Design vga_top, start of the top module:
module vga_top(
	input ClkPort,
	input BtnC,
	input BtnU,
	input BtnD,
	input BtnR,
	input BtnL,
	input MoveTick,  
	output hSync, vSync,
	output [3:0] vgaR, vgaG, vgaB,
	output An0, An1, An2, An3, An4, An5, An6, An7,
	output Ca, Cb, Cc, Cd, Ce, Cf, Cg, Dp,
	output MemOE, MemWR, RamCS, QuadSpiFlashCS
	);
	wire Reset;
	assign Reset=BtnC;
	wire bright;
	wire[9:0] hc, vc;
	wire[3:0] lives;
	wire [6:0] ssdOut;
	wire [3:0] anode;
	wire [11:0] rgb;
	display_controller dc(.clk(ClkPort), .rst(Reset), .hSync(hSync), .vSync(vSync), .bright(bright), .hCount(hc), .vCount(vc));
	game_control sc(.clk(ClkPort), .en(MoveTick), .bright(bright), .rst(BtnC), .up(BtnU), .down(BtnD),.left(BtnL),.right(BtnR),.hCount(hc), .vCount(vc), .rgb(rgb), .lives(lives));
	display_lives cnt(.clk(ClkPort), .displayNumber(lives), .anode(anode), .ssdOut(ssdOut));
	assign vgaR = rgb[11 : 8];
	assign vgaG = rgb[7  : 4];
	assign vgaB = rgb[3  : 0];
	assign {MemOE, MemWR, RamCS, QuadSpiFlashCS} = 4'b1111;
	assign {An7, An6, An5, An4, An3, An2, An1, An0} = {4'b1111, anode};
	assign {Ca, Cb, Cc, Cd, Ce, Cf, Cg} = ssdOut[6 : 0];
	assign Dp = 1'b1;  
endmodule
Size in the first run: ~3,000 cells after synthesis, roughly 120 flip-flops, about 41 I/O pins.
Settings: LEC_CHECK=0, CAP_MARGIN=20, CORE_MARGIN=2, CORE_UTILIZATION=66, CTS_CLUSTER_DIAMETER=353, CTS_CLUSTER_SIZE=97, PLACE_DENSITY=0.6, SLEW_MARGIN=20; clock period 5.46 ns.
run.sh (not shown) runs the stock make flow with config.mk's settings and CLKGATE_MAP_FILE=.
The starting point finished with negative setup slack left.
Change:
Settings changed: CORE_UTILIZATION 66 to 72, CTS_CLUSTER_DIAMETER 353 to unset, CTS_CLUSTER_SIZE 97 to 14, PLACE_DENSITY 0.6 to unset, SETUP_SLACK_MARGIN set to 1.1.
Clock period 5.46 ns to 8.85 ns, I/O delays scaled along.
Result:
- With this change the flow went through all stages and came out clean
- global-route usage came out higher by 2.6 points
- routed wire length came out lower by a few percent
- cell area came out lower by a little under a tenth
- via count came out lower slightly
- synthesized cell count stays the same
- setup slack improves by 1300 ps
Change:
Settings changed: CORE_UTILIZATION 72 to 40, CTS_CLUSTER_SIZE 14 to unset, PLACE_DENSITY set to 0.6, SETUP_SLACK_MARGIN 1.1 to unset.
Clock period 8.85 ns to 9.52 ns, I/O delays scaled along.
Effect: The new run ran to the end with no violations; routed wire length rises by 4.0%; synthesized cell count stays the same; utilization is lower by 33 points; global-route usage decreases by 23 points; clock power drops by 6.5%; clock skew drops by 5.6 ps; register-to-register slack gets better by 190 ps.

---

v32:
Starting RTL as in the previous note.
clock: 11.4 ns
lec_check: 0
abc_area: 1
cap_margin: 20
core_aspect_ratio: 0.78
core_margin: 7
core_utilization: 64
cts_cluster_size: 27
gpl_routability_driven: 1
gpl_timing_driven: 1
place_density_lb_addon: 0.08
setup_slack_margin: -0.83
slew_margin: 20
tns_end_percent: 35
v32 closes out successfully: all stages finished, all timing, DRC and antenna checks passed.
The following lists how v34 was set up differently from v32:
Settings: CORE_ASPECT_RATIO: 0.78 -> 1.02; CORE_MARGIN: 7 -> 2; PLACE_DENSITY_LB_ADDON: 0.08 -> unset; CORE_UTILIZATION: 64 -> 58; TNS_END_PERCENT: 35 -> 5; the clock period (ns, I/O delays scaled along): 11.4 -> 7.66.
### Flow results
Complete run, failing final checks: v34, reason negative setup slack.
Between v34 and v32, the fraction of the core area occupied by cells at floorplan is higher for v32.
Taking v32 as the reference, in v34 layout buffer count excluding clock buffers higher, sequential share of power higher.
Relative to v32, reported net switching power increased by 2.5 mW in v34.
Of v34 and v32, the run reporting the lower number of non-filler instances in the completed layout was v32.
Re adder-cell share of the synthesized area: no difference whatsoever between v34 and v32.
## Diff of input files: v28 against v34
Settings: CORE_ASPECT_RATIO no longer set, was 1.02; SETUP_SLACK_MARGIN no longer set, was -0.83; GPL_ROUTABILITY_DRIVEN no longer set, was 1; CORE_UTILIZATION now 54, was 58; GPL_TIMING_DRIVEN no longer set, was 1; SLEW_MARGIN now 10, was 20; ABC_AREA no longer set, was 1; CTS_CLUSTER_SIZE no longer set, was 27; TNS_END_PERCENT no longer set, was 5; the clock period (ns, I/O delays scaled along) now 12.0, was 7.66.
Both conditions hold for v28: the flow ran to the end and the final layout passed the timing, DRC and antenna checks.
Leakage power figure: higher on v34
NOTE multi-input combinational cell area v34->v28 decreased by a few percent
For v28, the capturing instance or port of the critical path was vgaB[2], unlike v34, where it was vgaB[3].
Relative to v34, the post-synthesis cell area measured on v28 has decreased by more than 10%.
Combinational group power was higher in the run labelled v34.
Proportion of power drawn by flip-flops and latches for v28: 3.5 points up relative to v34
From v34 to v28 the numbers moved as follows: final area moved down; die width moved down.
Taking v34 as the reference, in v28 per-cell via count in the routed design climbed about 4.4%; post-synthesis cell count dropped 1,015; share of total power in the clock network climbed 4.4 points; setup TNS after final layout climbed 0.059 ns.

---

== exp/nickel ==
vga_top again, from the RTL that the note above started with.
Settings: LEC_CHECK=0, ABC_AREA=0, CAP_MARGIN=20, CORE_ASPECT_RATIO=1.2, CORE_MARGIN=7, CORE_UTILIZATION=64, CTS_CLUSTER_DIAMETER=285, CTS_CLUSTER_SIZE=100, GPL_ROUTABILITY_DRIVEN=1, GPL_TIMING_DRIVEN=1, PLACE_DENSITY=0.61, SETUP_SLACK_MARGIN=-0.83, SLEW_MARGIN=20, TNS_END_PERCENT=35; clock period 11.4 ns.
The inputs of exp/xenon differ from those of exp/nickel as listed below.
- CORE_MARGIN now 2, was 7
- CORE_ASPECT_RATIO now 0.78, was 1.2
- CTS_CLUSTER_SIZE now 21, was 100
- CTS_CLUSTER_DIAMETER no longer set, was 285
- PLACE_DENSITY no longer set, was 0.61
- ABC_AREA now 1, was 0
- CORE_UTILIZATION now 58, was 64
- SETUP_SLACK_MARGIN now -0.6, was -0.83
- the clock period (ns, I/O delays scaled along) now 7.72, was 11.4
Findings:
- Per the final summary, exp/xenon finished and its layout is clean on timing, DRC and antenna.
- Compared with exp/nickel, in exp/xenon antenna diode count higher, part of the power in combinational logic picked up an extra 8.8 points, insertion delay to the later sink of the worst-skew pair has remained practically unchanged.
- Compared with exp/nickel, exp/xenon is hungrier on power.
- Status: area occupied by registers parity (exp/xenon, exp/nickel)
- Comparing exp/xenon and exp/nickel, the lower critical path depth in cells was measured on exp/nickel.
- [compare] base=exp/nickel new=exp/xenon: count of clock-buffer cells in the layout up 5; via count up about 22%; via count of the first global-routing pass up about 16%; cell depth of the worst flop-to-flop path up 11.
- Summary of the comparison: synthesized chip area reported by yosys is higher in exp/xenon, relative to exp/nickel.
#### Input delta (exp/quartz over exp/xenon)
- clearing GPL_TIMING_DRIVEN, which used to be 1
- clearing TNS_END_PERCENT, which used to be 35
- clearing GPL_ROUTABILITY_DRIVEN, which used to be 1
- clearing CTS_CLUSTER_SIZE, which used to be 21
- clearing SETUP_SLACK_MARGIN, which used to be -0.6
- clearing CORE_ASPECT_RATIO, which used to be 0.78
- swapping 58 for 72 in CORE_UTILIZATION
- putting PLACE_DENSITY at 0.6 where nothing was set
- swapping 7.72 for 2.91 in the clock period (ns, I/O delays scaled along)
--- outcome ---
Re total number of placement rows: exp/quartz and exp/xenon aren't equal, and the higher value belongs to exp/quartz. Part of the Yosys area used for sequential elements: exp/quartz vs exp/xenon identical. Diff exp/xenon -> exp/quartz: core area now sits lower, die area saw a decrease, share of the core filled by cells before placement up 14 points. The log for exp/quartz ends in detailed placement with error DPL-0038, so the run never completed. exp/quartz ended with more routability-driven placement congestion ratio than exp/xenon. exp/quartz and exp/xenon ended up with nearly the same adder and majority cell fraction of the synthesized area. Cell count after synthesis came out exactly the same in exp/quartz and exp/xenon. Comparing exp/quartz against exp/xenon, there is no change at all in fraction of the mapped netlist area in compound gates. exp/quartz vs. exp/xenon: yosys stat chip area now sits at about the same level, die span in y now sits higher.
#### Input delta (exp/yarrow over exp/quartz)
- ABC_AREA no longer set, was 1
- CORE_UTILIZATION now 71, was 72
- the clock period (ns, I/O delays scaled along) now 9.52, was 2.91
==> results <==
exp/yarrow: all stages complete, timing, DRC and antenna checks passed
Die size: exp/yarrow is under exp/quartz
exp/yarrow against exp/quartz: synthesized area went down.
Input-level comparison between exp/willow and exp/yarrow:
- swapping 71 for 40 in CORE_UTILIZATION
- swapping 9.52 for 12.0 in the clock period (ns, I/O delays scaled along)
--- outcome ---
exp/willow and exp/yarrow ended up with roughly the same number of multi-input logic gates.
exp/willow vs exp/yarrow: critical path depth down in exp/willow
| internal power component | lower: exp/willow |
exp/willow ended up with a lower length of the first detailed-routing pass in iterations than exp/yarrow did.
[compare] base=exp/yarrow new=exp/willow: final area +about 2%, post-detailed-routing wire length +5.6%, sequential share of layout area -0.24 points, clock share of power -0.4 points.
Going from exp/yarrow to exp/willow, data arrival time of the critical path grows by 530 ps.
Input-level comparison between exp/fjord and exp/willow:
- a change of PLACE_DENSITY from 0.6 to 0.7
- an added CTS_CLUSTER_SIZE of 42
- an added CELL_PAD_IN_SITES_GLOBAL_PLACEMENT of 3
- an added CTS_CLUSTER_DIAMETER of 310
- an added CELL_PAD_IN_SITES_DETAIL_PLACEMENT of 0
==> comparison <==
exp/fjord ends up with a synthesis-to-finish area growth that is 0.51 points higher than in exp/willow.
Route | exp/fjord vs exp/willow | wire longer in exp/fjord
From exp/willow to exp/fjord the numbers moved as follows: detail-routed via count per cell went down, antenna diode instance count went down by 1, proportion of power drawn by combinational gates moved up, total of plain and repair buffers excluding clock buffers climbed 24%.
Of exp/fjord and exp/willow, exp/willow shows the lower post-route met1 wirelength, with exp/fjord above it.
Row final core area utilization: exp/fjord higher / exp/willow lower
The higher logic share of the area of exp/fjord and exp/willow is in exp/willow.

---

Starting RTL as in the previous note.
clock: 9.19 ns
lec_check: 0
cap_margin: 20
core_margin: 2
core_utilization: 54
gpl_routability_driven: 0
gpl_timing_driven: 0
slew_margin: 10
Rerun with:
--- a/flow/config.mk
+++ b/flow/config.mk
@@ -9,5 +9,4 @@
 export CORE_MARGIN = 2
-export CORE_UTILIZATION = 54
-export GPL_ROUTABILITY_DRIVEN = 0
-export GPL_TIMING_DRIVEN = 0
-export SLEW_MARGIN = 10
+export CORE_UTILIZATION = 68
+export PLACE_DENSITY = 0.6
+export SLEW_MARGIN = 20
==> flow/constraint.sdc (replaced) <==
create_clock -name core_clock -period 6.16 [get_ports {ClkPort}]
set_input_delay 1.2320 -clock core_clock [delete_from_list [all_inputs] [get_ports {ClkPort}]]
set_output_delay 1.2320 -clock core_clock [all_outputs]
set_load 0.01 [all_outputs]
=> This time the run completed, yet does not pass: negative setup slack; setup slack degrades by 450 ps; combinational power rose by well over a third; clock power rose by well over a third.
Rerun with:
--- a/flow/config.mk
+++ b/flow/config.mk
@@ -9,4 +9,5 @@
 export CORE_MARGIN = 2
-export CORE_UTILIZATION = 68
+export CORE_UTILIZATION = 40
 export PLACE_DENSITY = 0.6
+export SETUP_SLACK_MARGIN = 0.49
 export SLEW_MARGIN = 20
==> flow/constraint.sdc (replaced) <==
create_clock -name core_clock -period 9.52 [get_ports {ClkPort}]
set_input_delay 1.9040 -clock core_clock [delete_from_list [all_inputs] [get_ports {ClkPort}]]
set_output_delay 1.9040 -clock core_clock [all_outputs]
set_load 0.01 [all_outputs]
The new run passed the timing, DRC and antenna checks.
Via count fell by 8.3%.
Power decreases by 39%.
Sequential power came out lower by 25%.
Hold slack barely changes.
Wire length rose by 3.4%.
First-iteration DRC count decreases by 37%.
Rerun with:
--- a/flow/config.mk
+++ b/flow/config.mk
@@ -11,3 +11,2 @@
 export PLACE_DENSITY = 0.6
-export SETUP_SLACK_MARGIN = 0.49
 export SLEW_MARGIN = 20
==> flow/constraint.sdc (replaced) <==
create_clock -name core_clock -period 5.33 [get_ports {ClkPort}]
set_input_delay 1.0660 -clock core_clock [delete_from_list [all_inputs] [get_ports {ClkPort}]]
set_output_delay 1.0660 -clock core_clock [all_outputs]
set_load 0.01 [all_outputs]
Effect: Now the flow ran to the end with violations: negative setup slack; wire length came out higher by 11%; flip-flop count does not change; final cell count came out higher by 11%; hold slack is better by 8.3 ps; cell area came out higher by 17%; non-clock buffer count came out higher by 416; count of clock-buffer cells in the layout came out lower by 1; critical path depth came out higher by 1.

---

## amber
Starting RTL as in the previous note.
Settings: LEC_CHECK=0, ABC_AREA=1, CAP_MARGIN=5, CELL_PAD_IN_SITES_DETAIL_PLACEMENT=2, CELL_PAD_IN_SITES_GLOBAL_PLACEMENT=3, CORE_MARGIN=2, CORE_UTILIZATION=51, GPL_ROUTABILITY_DRIVEN=0, GPL_TIMING_DRIVEN=0, HOLD_SLACK_MARGIN=0.04, PLACE_DENSITY_LB_ADDON=0.02, SETUP_SLACK_MARGIN=1.27, SLEW_MARGIN=10; clock period 5.31 ns.
As the logs show, amber stopped at global placement without I/O after a tool error, so it never reached the end of the flow.
Here is what was changed in the inputs of pepper compared with amber.
Settings: clearing CELL_PAD_IN_SITES_GLOBAL_PLACEMENT, which used to be 3; clearing PLACE_DENSITY_LB_ADDON, which used to be 0.02; clearing SETUP_SLACK_MARGIN, which used to be 1.27; clearing HOLD_SLACK_MARGIN, which used to be 0.04; swapping 5 for 20 in CAP_MARGIN; swapping 51 for 54 in CORE_UTILIZATION.
Findings:
- pepper got as far as detailed placement, where a tool error ended the run.
- Reported for pepper and amber, area after synthesis turned out identical to the last digit.
- Comparing pepper and amber, the lower vertical extent of the die is on pepper.
- pepper -> amber: register bit total from synthesis delta 0, exact match
- Die area was higher in the run labelled amber.
Inputs modified between pepper and harbor:
Settings: setting HOLD_SLACK_MARGIN to 0.04 for the first time; changing CORE_UTILIZATION from 54 to 51; changing CAP_MARGIN from 20 to 5; setting CELL_PAD_IN_SITES_GLOBAL_PLACEMENT to 2 for the first time; setting PLACE_DENSITY_LB_ADDON to 0.11 for the first time.
[summary]
When harbor is measured against pepper, its area of the die turns out about 6% higher.
On share of the core filled by cells before placement, the lower figure sits with harbor, not pepper.
Reported for pepper and harbor, number of library cell types mapped by synthesis turned out identical to the last digit.
Site row count ends up higher on harbor.
harbor did not run to completion, as it errored out during global placement without I/O.
### harbor -> juniper
Settings: a deleted PLACE_DENSITY_LB_ADDON that had been 0.11; a deleted GPL_TIMING_DRIVEN that had been 0; a deleted CELL_PAD_IN_SITES_DETAIL_PLACEMENT that had been 2; a change of CORE_UTILIZATION from 51 to 60; a change of CAP_MARGIN from 5 to 20; a deleted HOLD_SLACK_MARGIN that had been 0.04; a deleted GPL_ROUTABILITY_DRIVEN that had been 0; a deleted CELL_PAD_IN_SITES_GLOBAL_PLACEMENT that had been 2; a deleted ABC_AREA that had been 1; a change of SLEW_MARGIN from 10 to 20; a change of the clock period (ns, I/O delays scaled along) from 5.31 to 5.39.
==> results <==
Every stage of juniper finished as expected; the final checks, on the other hand, flagged negative setup slack, which means the layout fails. Relative to harbor, the die size measured on juniper has decreased by more than 10%. Against harbor, juniper comes in 2.2 points higher on adder-cell share of the synthesized area. Going from harbor to juniper, the starting density of the core was found to have gone up by 8.9 points. Delta (juniper minus harbor): height of the die dropped about 12%; synthesized chip area reported by yosys decreased about 10%; synthesized cell count saw a decrease; proportion of synthesized chip area in sequential cells moved up; total standard cell area after synthesis saw a decrease. Of harbor and juniper, the run reporting the higher number of unique standard cell types used by synthesis was juniper.
No activity file was given, so power comes from the tool's default toggle rates.
